old:
## TopLevelModule
module TopLevelModule(
    input clk,                    
    input [2:0] switches,        
    input confirm_key1,   
input confirm_key2,     
    input reset_key,            
    output [1:0] player_led,     
    output [1:0] winner_led           
);
==> flow/config.mk <==
export PLATFORM = sky130hd
export DESIGN_NAME = TopLevelModule
export DESIGN_NICKNAME = TopLevelModule
export VERILOG_FILES = /design/flow/design.v
export SDC_FILE = /design/flow/constraint.sdc
export NUM_CORES = 4
export LEC_CHECK = 0
export ABC_AREA = 1
export CAP_MARGIN = 20
export CELL_PAD_IN_SITES_DETAIL_PLACEMENT = 0
export CORE_ASPECT_RATIO = 0.82
export CORE_MARGIN = 2
export CORE_UTILIZATION = 60
export CTS_CLUSTER_DIAMETER = 375
export CTS_CLUSTER_SIZE = 84
export GPL_ROUTABILITY_DRIVEN = 1
export GPL_TIMING_DRIVEN = 0
export MAX_ROUTING_LAYER = met4
export SETUP_SLACK_MARGIN = 0.82
export SLEW_MARGIN = 35
==> flow/constraint.sdc <==
create_clock -name core_clock -period 5.25 [get_ports {clk}]
set_input_delay 1.0500 -clock core_clock [delete_from_list [all_inputs] [get_ports {clk}]]
set_output_delay 1.0500 -clock core_clock [all_outputs]
set_load 0.01 [all_outputs]
run.sh (not shown) runs the stock make flow with config.mk's settings and CLKGATE_MAP_FILE=.
Edits applied to the flow inputs when going from old to new:
Settings: SETUP_SLACK_MARGIN removed (was 0.82); CTS_CLUSTER_SIZE removed (was 84); MAX_ROUTING_LAYER removed (was met4); ABC_AREA removed (was 1); GPL_ROUTABILITY_DRIVEN removed (was 1); CTS_CLUSTER_DIAMETER removed (was 375); CORE_UTILIZATION changed from 60 to 16; SLEW_MARGIN changed from 35 to 20; CORE_ASPECT_RATIO removed (was 0.82); CELL_PAD_IN_SITES_DETAIL_PLACEMENT removed (was 0); GPL_TIMING_DRIVEN removed (was 0); the clock period (ns, I/O delays scaled along) changed from 5.25 to 13.4.
## What came out
Measured against old, the iteration-0 DRC count of the detailed router of new comes out at 0.72 times the reference value.
old consumes more power than new.
new against old: number of distinct standard cells referenced by the synthesized netlist up 58%; minimum setup slack after placement grew by 7.97 ns; power density over the cells went down 250 nW/um^2; multiplexer area fraction after synthesis climbed 2.9 points.
Worst-case headroom to the max-slew limit in new vs old: down 13 points
new vs old: global-route wire length before repair up by more than 10%

---

Setup of run 1:
TopLevelModule again, from the RTL that the note above started with.
==> flow/design.v (excerpt) <==
module TopLevelModule(
    input clk,                    
    input [2:0] switches,        
    input confirm_key1,   
input confirm_key2,     
    input reset_key,            
    output [1:0] player_led,     
    output [1:0] winner_led           
);
clock: 6.97 ns
lec_check: 0
cap_margin: 20
cell_pad_in_sites_detail_placement: 1
core_aspect_ratio: 0.68
core_margin: 2
core_utilization: 40
gpl_timing_driven: 1
hold_slack_margin: 0.17
min_routing_layer: met2
slew_margin: 20
tns_end_percent: 80
## Diff of input files: run 2 against run 1
- a deleted MIN_ROUTING_LAYER that had been met2
- a deleted GPL_TIMING_DRIVEN that had been 1
- a deleted TNS_END_PERCENT that had been 80
- a deleted HOLD_SLACK_MARGIN that had been 0.17
- a deleted CELL_PAD_IN_SITES_DETAIL_PLACEMENT that had been 1
- a deleted CORE_ASPECT_RATIO that had been 0.68
- a change of CORE_UTILIZATION from 40 to 70
- a change of the clock period (ns, I/O delays scaled along) from 6.97 to 8.22
Compared with run 1, run 2 has extra setup slack.
Diff run 1 -> run 2 | number of filler instances in the final layout | down by more than half
On global-route wire length before repair, the higher figure sits with run 1, not run 2.
From run 1 to run 2 the numbers moved as follows: standard cell area after detailed placement has decreased, relative contribution of the clock network to total power has decreased.
Edits applied to the flow inputs when going from run 2 to run 3:
- a change of CORE_UTILIZATION from 70 to 72
- an added CTS_CLUSTER_SIZE of 32
- an added SETUP_SLACK_MARGIN of 2.13
==> results <==
- Cell count was higher in run 2 than in run 3.
- Per the comparison of run 3 with run 2, worst setup margin went up by 34 ps; utilization went up by 2.5 points.
- sky130_fd_sc_hd__dfxtp_1 as the slowest stage cell on the critical path was reported by run 3, and sky130_fd_sc_hd__o311ai_0 by run 2.
The following lists how run 4 was set up differently from run 3:
- SETUP_SLACK_MARGIN changed from 2.13 to 1.67
- CTS_CLUSTER_DIAMETER newly set to 400
- CTS_CLUSTER_SIZE changed from 32 to 13
- PLACE_DENSITY newly set to 0.35
- the clock period (ns, I/O delays scaled along) changed from 8.22 to 5.77
[summary]
Run 4 did not run to completion, as it errored out during global routing. Clock sink count came out exactly the same in run 3 and run 4. In the flow results for run 3 and run 4, the final weighted congestion in routability-driven placement is larger on run 3. Higher quantity of gates resized following cts was reported by run 4, not run 3. Diff run 3..run 4 | post-detailed-placement cell area | negligible. | final HPWL from detailed placement | run 4 vs run 3 | 4.2% higher |. Taking run 3 as the reference point, the post-CTS setup buffer count of run 4 rises by 35.
[inputs] run 5 vs run 4
- CTS_CLUSTER_DIAMETER now 319, was 400
- PLACE_DENSITY no longer set, was 0.35
- SETUP_SLACK_MARGIN no longer set, was 1.67
- CORE_UTILIZATION now 70, was 72
- ABC_AREA now 1, previously not set
- CTS_CLUSTER_SIZE no longer set, was 13
- the clock period (ns, I/O delays scaled along) now 4.96, was 5.77
--- outcome ---
- Run 5 went all the way through the flow, and no timing, DRC or antenna check failed.
- Run 5 ends up with a die extent in x that is about 1.7% higher than in run 4.
- Run 5 vs run 4 — die area rose 3.5%.
- Looking at proportion of synthesized area in mux cells, run 5 sits 2.9 points below run 4.
- Between run 4 and run 5, the flow reports area of the core increasing by a few percent.
- Delta (run 5 minus run 4): compound-gate portion of the synthesized area went down 13 points, net count after synthesis picked up an extra 25%, area after synthesis went up 0.73%, post-synthesis simple-gate area fraction moved up.
--- input diff run 5..run 6 ---
- an added PLACE_DENSITY of 0.37
- a change of CTS_CLUSTER_DIAMETER from 319 to 365
- a change of CORE_UTILIZATION from 70 to 68
- a change of the clock period (ns, I/O delays scaled along) from 4.96 to 4.35
### Flow results
Run 6 finished all stages; layout check result: FAIL, due to setup timing.
The more densely filled core belongs to run 5, not run 6.
Diff run 5 -> run 6 | final worst-path cycle share | increase of 7.2 points
Run 6 reports its capture point of the critical path as control_unit.game_logic.winner[0] while run 5 reports control_unit.game_logic.win[0].
Relative to run 5, the area of all placed cells without fillers of run 6 is higher by 3.6%.
Power is estimated from default activity; no workload was simulated.
